Design FpCustomAddSub, start of the top module:
module FpCustomAddSub 
# (
	parameter	ManWidth	=	16,
	parameter	ExpWidth	=	6
)
(Rst_i,Clk_i,A_i,B_i,AddSub_i,Nd_i,Result_o,ResultValid_o);
clock: 2.35 ns
lec_check: 0
cap_margin: 20
core_margin: 2
core_utilization: 67
cts_cluster_diameter: 212
cts_cluster_size: 34
slew_margin: 20
run.sh (not shown) runs the stock make flow with config.mk's settings and CLKGATE_MAP_FILE=.
The first run ended with an error in clock tree synthesis (4_1_cts), error DPL-0033.
Change:
CORE_UTILIZATION = 64   (was 67)
CTS_CLUSTER_DIAMETER = unset   (was 212)
CTS_CLUSTER_SIZE = unset   (was 34)
clock period = 2.19 ns   (was 2.35 ns; I/O delays follow)
Result: With this change the flow aborted during global routing (5_1_grt). Synthesized cell count does not change. Synthesized area stays the same. Die area rises by about 4.5%.
Change:
CORE_UTILIZATION = 72   (was 64)
CTS_CLUSTER_SIZE = 96   (was unset)
PLACE_DENSITY = 0.39   (was unset)
clock period = 4.66 ns   (was 2.19 ns; I/O delays follow)
=>
- This time the run completed without violations
- area after synthesis does not change
- die area shrinks by 11%
- synthesized cell count is unchanged
Change:
CORE_UTILIZATION = 40   (was 72)
CTS_CLUSTER_SIZE = unset   (was 96)
PLACE_DENSITY = unset   (was 0.39)
clock period = 4.5 ns   (was 4.66 ns; I/O delays follow)
Outcome:
- design area increases by 1.6%
- first-iteration DRC count decreases by 56%
- wire length decreases by 26%
Change:
CELL_PAD_IN_SITES_GLOBAL_PLACEMENT = 3   (was unset)
CORE_ASPECT_RATIO = 0.5   (was unset)
CORE_MARGIN = 9   (was 2)
CTS_CLUSTER_DIAMETER = 332   (was unset)
CTS_CLUSTER_SIZE = 98   (was unset)
GPL_TIMING_DRIVEN = 0   (was unset)
PLACE_DENSITY = 0.35   (was unset)
SLEW_MARGIN = 10   (was 20)
TNS_END_PERCENT = 15   (was unset)
Via count rises by 3.9%.
Utilization came out higher by 1.4 points.
Global-route usage came out lower by 0.22 points.
Final area went up by 2.0%.
Power increases by 3.0%.
Routed wire length came out higher by 24%.
Worst setup slack gets worse by 0.37 ns.
Count of clock-buffer cells in the layout falls by 1.
First-iteration DRC count falls by 13%.
Register-to-register slack degrades by 0.37 ns.


The RTL this note starts from:
==> flow/design.v <==
module FpCustomAddSub 
# (
	parameter	ManWidth	=	16,
	parameter	ExpWidth	=	6
)
(Rst_i,Clk_i,A_i,B_i,AddSub_i,Nd_i,Result_o,ResultValid_o);	
	function integer Log2;
	input integer value;
		begin
			Log2 = 0;
			while (value > 1) begin
				value   = value >> 1;
				Log2    = Log2 + 1;
			end
		end
	endfunction
	localparam	InOutWidth	=	1+ExpWidth+ManWidth;
	localparam	ExtManWidth	=	ManWidth+1;
	localparam	Stages	=	Log2(InOutWidth);
	input	Rst_i;
	input	Clk_i;
	input	[InOutWidth-1:0]	A_i;
	input	[InOutWidth-1:0]	B_i;
	input	AddSub_i;
	input	Nd_i;
	output	[InOutWidth-1:0]	Result_o;
	output	ResultValid_o;
	wire	signB	=	B_i[InOutWidth-1]^AddSub_i;
	wire	[InOutWidth-2:0]	absA	=	A_i[InOutWidth-2:0];
	wire	[InOutWidth-2:0]	absB	=	B_i[InOutWidth-2:0];
	reg		[InOutWidth-1:0]	muxA;
	reg		[InOutWidth-1:0]	muxB;
	reg	impliedA;
	reg	impliedB;
	reg	[InOutWidth-1:0]	muxAReg;
	reg	[InOutWidth-1:0]	muxBReg;
	reg	[ExpWidth-1:0]		expDiff;
	reg	addSubOrepation;
	wire	[ManWidth:0]	manA	=	{impliedA,	muxAReg[ManWidth-1:0]};
	wire	[ManWidth:0]	manB	=	{impliedB,	muxBReg[ManWidth-1:0]};
	reg	[ManWidth:0]	manANorm;
	reg	[ManWidth:0]	manBNorm;
	reg	addSubOrepationReg;
	reg	[ExtManWidth:0]	manSum;
	wire	[Stages-1:0]	distance;
	wire	[ExtManWidth+1:0]	dataArray	[0:Stages];
	wire	[Stages+1:0]	distanceR	=	{2'b00,distanceR1};
	reg		[ExtManWidth-1:0]	manSumReg;
	wire	[ExtManWidth-1:0]	normCMan	=	manSumReg	<<	distanceR1[Stages-1:0];	 
	reg	[ManWidth-1:0]	manC;
	reg	[ExpWidth-1:0]	expAPipe	[0:4];
	reg	[ExpWidth-1:0]	expC;
	reg	[4:0]	signC;
	reg	[8:0]	valid;
	assign  dataArray [0]	=	manSum;		
	assign	Result_o	=	{signC[4],expC,manC};
	assign	ResultValid_o	=	valid[4];
	always	@(*)	begin
		if	(absA<absB)	begin
			muxA	<=	{signB,absB};
			muxB	<=	{A_i[InOutWidth-1],absA};
		end	else	begin
			muxA	<=	{A_i[InOutWidth-1],absA};
			muxB	<=	{signB,absB};
		end 
	end
	always	@(posedge	Clk_i)	begin
		if	(muxA	[InOutWidth-2 -:ExpWidth]	==	8'h00)	begin	 
			impliedA	<=	1'b0;	 
		end	else	begin
			impliedA	<=	1'b1;	 
		end
		if	(muxB	[InOutWidth-2 -:ExpWidth]	==	8'h00)	begin	 
			impliedB	<=	1'b0;
		end	else	begin
			impliedB	<=	1'b1;
		end
		muxAReg	<=	muxA;
		muxBReg	<=	muxB;
		expDiff	<=	muxA[InOutWidth-2 -:ExpWidth]	-	muxB[InOutWidth-2 -:ExpWidth];	 
		addSubOrepation	<=	muxA[InOutWidth-1]	^	muxB[InOutWidth-1];	 
	end
	always	@(posedge	Clk_i)	begin
		manANorm	<=	manA;
		manBNorm	<=	manB	>>	expDiff;	 
		addSubOrepationReg <= addSubOrepation;
	end
	always	@(posedge	Clk_i)	begin
		if	(Rst_i)	begin
			manSum	<=	{ExtManWidth{1'b0}};
		end	else	if	(!addSubOrepationReg)	begin
			manSum	<=	{1'b0,	manANorm}	+	{1'b0,	manBNorm};
		end	else	begin
			manSum	<=	{1'b0,	manANorm}	-	{1'b0,	manBNorm};
		end
	end
	genvar	i;
	generate	
		for (i=0; i<Stages; i=i+1)	begin: searchMSB
			wire [ExtManWidth+1:0] dataIn;	
			wire [ExtManWidth+1:0] shitedDataOut;
			wire [ExtManWidth+1:0] dataOut;
			assign  dataIn = dataArray[i];
			wire    shiftDesired = ~|(dataIn[ExtManWidth+1:ExtManWidth+1-(1 << (Stages-1-i))]);
			assign  distance[(Stages-1-i)] = shiftDesired;		
			assign  shitedDataOut = dataIn << (1 << (Stages-1-i));	
			assign  dataOut = shiftDesired ? shitedDataOut : dataIn;	
			assign  dataArray[i+1] = dataOut;
		end
		reg	[Stages-1:0]	distanceR1;
		always	@(posedge	Clk_i)	begin
			distanceR1	<=	distance;
		end
	endgenerate	
	always	@(posedge	Clk_i)	begin
		manSumReg	<=	manSum	[ExtManWidth-1 -:ExtManWidth];
	end
	always	@(posedge	Clk_i)	begin
		if	(Rst_i)	begin
			manC	<=	{ManWidth{1'b0}};
		end	else	begin
			manC	<=	normCMan	[ExtManWidth-1 -:ManWidth];	 
		end
	end
	always	@(posedge	Clk_i)	begin	
		expAPipe[0]	<=	muxA[InOutWidth-2 -:ExpWidth];	 
		expAPipe[1]	<=	expAPipe[0];
		expAPipe[2]	<=	expAPipe[1];
		expAPipe[3]	<=	expAPipe[2];
		expAPipe[4]	<=	expAPipe[3];
	end
	always	@(posedge	Clk_i)	begin
		if	(&distanceR1)	begin
			expC	<=	{ExpWidth{1'b0}};
		end	else	begin
			if	(expAPipe[3]	>=	distanceR)	begin
				expC	<=	expAPipe[3]-distanceR+1;			 
			end	else	begin
				expC	<=	{{ExpWidth+1{1'b0}},1'b1};
			end
		end	
	end
	always	@(posedge	Clk_i)	begin
		signC	<=	{signC[3:0],	muxA[InOutWidth-1]};
	end
	always	@(posedge	Clk_i)	begin
		valid	<=	{valid[7:0],Nd_i};
	end	
endmodule
export LEC_CHECK = 0
export ABC_AREA = 1
export CAP_MARGIN = 20
export CELL_PAD_IN_SITES_DETAIL_PLACEMENT = 0
export CELL_PAD_IN_SITES_GLOBAL_PLACEMENT = 1
export CORE_ASPECT_RATIO = 1.72
export CORE_MARGIN = 10
export CORE_UTILIZATION = 45
export CTS_CLUSTER_DIAMETER = 379
export CTS_CLUSTER_SIZE = 100
export MAX_ROUTING_LAYER = met5
export PLACE_DENSITY = 0.78
export SETUP_SLACK_MARGIN = -0.24
export SLEW_MARGIN = 0
export TNS_END_PERCENT = 15
create_clock -name core_clock -period 2.65 [get_ports {Clk_i}]
The starting point finished but fails on negative setup slack.
Edit:
==> flow/config.mk (replaced) <==
export PLATFORM = sky130hd
export DESIGN_NAME = FpCustomAddSub
export DESIGN_NICKNAME = FpCustomAddSub
export VERILOG_FILES = /design/flow/design.v
export SDC_FILE = /design/flow/constraint.sdc
export NUM_CORES = 4
export LEC_CHECK = 0
export CAP_MARGIN = 20
export CORE_MARGIN = 2
export CORE_UTILIZATION = 65
export SLEW_MARGIN = 20
==> flow/constraint.sdc (replaced) <==
create_clock -name core_clock -period 2.19 [get_ports {Clk_i}]
set_input_delay 0.4380 -clock core_clock [delete_from_list [all_inputs] [get_ports {Clk_i}]]
set_output_delay 0.4380 -clock core_clock [all_outputs]
set_load 0.01 [all_outputs]
After rerunning:
- The changed run died in clock tree synthesis
- die area came out lower by well over a third
- area after synthesis is about the same
- synthesized cell count came out lower by about a fifth
Edit:
--- a/flow/config.mk
+++ b/flow/config.mk
@@ -10 +10,2 @@
-export CORE_UTILIZATION = 65
+export CORE_UTILIZATION = 57
+export SETUP_SLACK_MARGIN = 0.6
What happened: Now the flow did not get past global routing (DPL-0038). Synthesized area is unchanged. Die area climbs by 14%. Synthesized cell count is unchanged.
Edit:
--- a/flow/config.mk
+++ b/flow/config.mk
@@ -7,0 +8 @@
+export ABC_AREA = 1
@@ -10,2 +11,2 @@
-export CORE_UTILIZATION = 57
-export SETUP_SLACK_MARGIN = 0.6
+export CORE_UTILIZATION = 40
+export MAX_ROUTING_LAYER = met4
==> flow/constraint.sdc (replaced) <==
create_clock -name core_clock -period 4.5 [get_ports {Clk_i}]
set_input_delay 0.9000 -clock core_clock [delete_from_list [all_inputs] [get_ports {Clk_i}]]
set_output_delay 0.9000 -clock core_clock [all_outputs]
set_load 0.01 [all_outputs]
Outcome: Now the flow completed with no timing, DRC or antenna violations. Die size rises by well over a third. Synthesized area is about the same. Synthesized cell count rises by a quarter to a third.
Edit:
--- a/flow/config.mk
+++ b/flow/config.mk
@@ -8 +7,0 @@
-export ABC_AREA = 1
@@ -9,0 +9 @@
+export CORE_ASPECT_RATIO = 1.74
@@ -12,2 +12,3 @@
-export MAX_ROUTING_LAYER = met4
-export SLEW_MARGIN = 20
+export CTS_CLUSTER_DIAMETER = 332
+export CTS_CLUSTER_SIZE = 98
+export SLEW_MARGIN = 10
Worst setup slack got worse by 510 ps.
Non-clock buffer count went up by 10.
Via count went down by about 9%.
Count of clock-buffer cells in the layout went up by 2.
Sequential cell count does not change.
Area after synthesis is about the same.
First-iteration DRC count went down by about 34%.
Edit:
--- a/flow/config.mk
+++ b/flow/config.mk
@@ -9 +8,0 @@
-export CORE_ASPECT_RATIO = 1.74
@@ -12,3 +11 @@
-export CTS_CLUSTER_DIAMETER = 332
-export CTS_CLUSTER_SIZE = 98
-export SLEW_MARGIN = 10
+export SLEW_MARGIN = 20
==> flow/constraint.sdc (replaced) <==
create_clock -name core_clock -period 3.87 [get_ports {Clk_i}]
set_input_delay 0.7740 -clock core_clock [delete_from_list [all_inputs] [get_ports {Clk_i}]]
set_output_delay 0.7740 -clock core_clock [all_outputs]
set_load 0.01 [all_outputs]
Effect: The new run finished clean; cell area is higher slightly; hold slack barely changes; sequential share of layout area came out lower by 0.59 points; setup slack got worse by 350 ps; first-iteration DRC count is higher by well over a third.


Starts from the design.v that is shown in full above.
clock: 2.66 ns
lec_check: 0
cap_margin: 20
core_margin: 2
core_utilization: 66
cts_cluster_size: 96
place_density: 0.39
slew_margin: 20
tns_end_percent: 5
The first run finished with negative setup slack left.
==> next run, changes <==
CORE_UTILIZATION = 65   (was 66)
CTS_CLUSTER_SIZE = not set   (was 96)
PLACE_DENSITY = not set   (was 0.39)
TNS_END_PERCENT = not set   (was 5)
clock period = 4.66 ns   (was 2.66 ns; I/O delays follow)
Effect: This time the run completed with no timing, DRC or antenna violations. Register-to-register slack gets better by 1.6 ns. Design area fell by 12%. Sequential power fell by 43%. Synthesized area is unchanged. Sequential share of layout area rose by 4.3 points. Fmax fell by 10%. Setup slack gets better by 1.6 ns. Worst hold slack gets worse by 0.0031 ns. Cell count fell by 9.8%. Die size rose by 1.5%. Utilization fell by 11 points.


build 7:
// FpCustomAddSub: RTL as listed in full above, without the edits since
Settings: LEC_CHECK=0, CAP_MARGIN=20, CORE_ASPECT_RATIO=0.5, CORE_MARGIN=9, CORE_UTILIZATION=44, CTS_CLUSTER_DIAMETER=332, CTS_CLUSTER_SIZE=98, PLACE_DENSITY=0.8, SLEW_MARGIN=10, TNS_END_PERCENT=15; clock period 4.5 ns.
Inputs modified between build 7 and build 22:
diff --git a/flow/config.mk b/flow/config.mk
--- a/flow/config.mk
+++ b/flow/config.mk
@@ -10,2 +10,2 @@
-export CORE_MARGIN = 9
-export CORE_UTILIZATION = 44
+export CORE_MARGIN = 2
+export CORE_UTILIZATION = 69
@@ -14 +14,2 @@
-export PLACE_DENSITY = 0.8
+export PLACE_DENSITY = 0.35
+export SETUP_SLACK_MARGIN = -0.21
Results
- From build 7 to build 22 the numbers moved as follows: netlist area before placement ~0 delta; maximum operating frequency decreased by about 1.8% relative to the old numbers; final standard cell utilization of the core moved up.
- Buffer count excluding the clock tree in the final layout (build 22 over build 7): decrease, about 1.3%
- Changes observed in build 22 relative to build 7: number of placement rows fell by about 18%, multi-input gate share of total cell area rose by 0.48 points.
- Relative to build 7, the die outline area measured on build 22 has decreased by more than a quarter.
--- input diff build 22..build 84 ---
==> flow/config.mk <==
export PLATFORM = sky130hd
export DESIGN_NAME = FpCustomAddSub
export DESIGN_NICKNAME = FpCustomAddSub
export VERILOG_FILES = /design/flow/design.v
export SDC_FILE = /design/flow/constraint.sdc
export NUM_CORES = 4
export LEC_CHECK = 0
export CAP_MARGIN = 20
export CORE_MARGIN = 2
export CORE_UTILIZATION = 13
export SLEW_MARGIN = 20
==> flow/constraint.sdc <==
create_clock -name core_clock -period 6.84 [get_ports {Clk_i}]
set_input_delay 1.3680 -clock core_clock [delete_from_list [all_inputs] [get_ports {Clk_i}]]
set_output_delay 1.3680 -clock core_clock [all_outputs]
set_load 0.01 [all_outputs]
==> comparison <==
- Build 84: full flow OK, the timing, design-rule and antenna checks passed
- Looking at type of the worst setup path, the reg -> reg result is from build 22; the in -> reg one comes from build 84.
- Compared with build 22, build 84 instantiates a larger number of standard cells.
- The final reports for build 84 and build 22 show layout buffering overhead excluding clock cells lower in the former.
- Fraction of area in registers in build 84 is 3.0 points below build 22.
The following lists how build 2 was set up differently from build 84:
diff --git a/flow/config.mk b/flow/config.mk
--- a/flow/config.mk
+++ b/flow/config.mk
@@ -10 +10,3 @@
-export CORE_UTILIZATION = 13
+export CORE_UTILIZATION = 72
+export PLACE_DENSITY = 0.92
+export SETUP_SLACK_MARGIN = -0.16
==> flow/constraint.sdc <==
create_clock -name core_clock -period 3.3 [get_ports {Clk_i}]
set_input_delay 0.6600 -clock core_clock [delete_from_list [all_inputs] [get_ports {Clk_i}]]
set_output_delay 0.6600 -clock core_clock [all_outputs]
set_load 0.01 [all_outputs]
Findings:
Build 2 did not finish: a tool error stopped it during global routing. Die size improves in build 2 relative to build 84. Changes observed in build 2 relative to build 84: total standard cell area after synthesis comparable; count of standard-cell rows now smaller; post-synthesis cell count from yosys comparable; number of nets produced by synthesis comparable. Build 2 -> build 84: deepest clock path buffer count delta 0, exact match. Compared with build 84, build 2 degrades worst-case setup slack after placement. Summary of the comparison: die extent in x is lower in build 2, relative to build 84.


RTL: the design.v shown in full above, as it stands there.
clock: 3.66 ns
lec_check: 0
cap_margin: 20
core_margin: 2
core_utilization: 70
cts_cluster_diameter: 212
cts_cluster_size: 34
slew_margin: 20
Then changed:
--- a/flow/config.mk
+++ b/flow/config.mk
@@ -10,3 +10 @@
-export CORE_UTILIZATION = 70
-export CTS_CLUSTER_DIAMETER = 212
-export CTS_CLUSTER_SIZE = 34
+export CORE_UTILIZATION = 32
==> flow/constraint.sdc (replaced) <==
create_clock -name core_clock -period 3.87 [get_ports {Clk_i}]
set_input_delay 0.7740 -clock core_clock [delete_from_list [all_inputs] [get_ports {Clk_i}]]
set_output_delay 0.7740 -clock core_clock [all_outputs]
set_load 0.01 [all_outputs]
Clock-buffer cell count is unchanged; global-route usage drops by 21 points; synthesized cell count is unchanged; final area climbs by about 0.3%; clock power drops by 11%; non-clock buffer count drops by 13.
Then changed:
--- a/flow/config.mk
+++ b/flow/config.mk
@@ -10 +10,2 @@
-export CORE_UTILIZATION = 32
+export CORE_UTILIZATION = 66
+export SETUP_SLACK_MARGIN = 0.61
==> flow/constraint.sdc (replaced) <==
create_clock -name core_clock -period 2.35 [get_ports {Clk_i}]
set_input_delay 0.4700 -clock core_clock [delete_from_list [all_inputs] [get_ports {Clk_i}]]
set_output_delay 0.4700 -clock core_clock [all_outputs]
set_load 0.01 [all_outputs]
After rerunning:
- With this change the flow failed in 4_1_cts (DPL-0038)
- area after synthesis stays the same
- die area fell by well over a third
- synthesized cell count stays the same
Then changed:
--- a/flow/config.mk
+++ b/flow/config.mk
@@ -11 +10,0 @@
-export SETUP_SLACK_MARGIN = 0.61
==> flow/constraint.sdc (replaced) <==
create_clock -name core_clock -period 3.66 [get_ports {Clk_i}]
set_input_delay 0.7320 -clock core_clock [delete_from_list [all_inputs] [get_ports {Clk_i}]]
set_output_delay 0.7320 -clock core_clock [all_outputs]
set_load 0.01 [all_outputs]
What happened: This time the run produced a layout that fails on negative setup slack. Die size is unchanged. Synthesized cell count is unchanged. Area after synthesis stays the same.
Power is estimated from default activity; no workload was simulated.
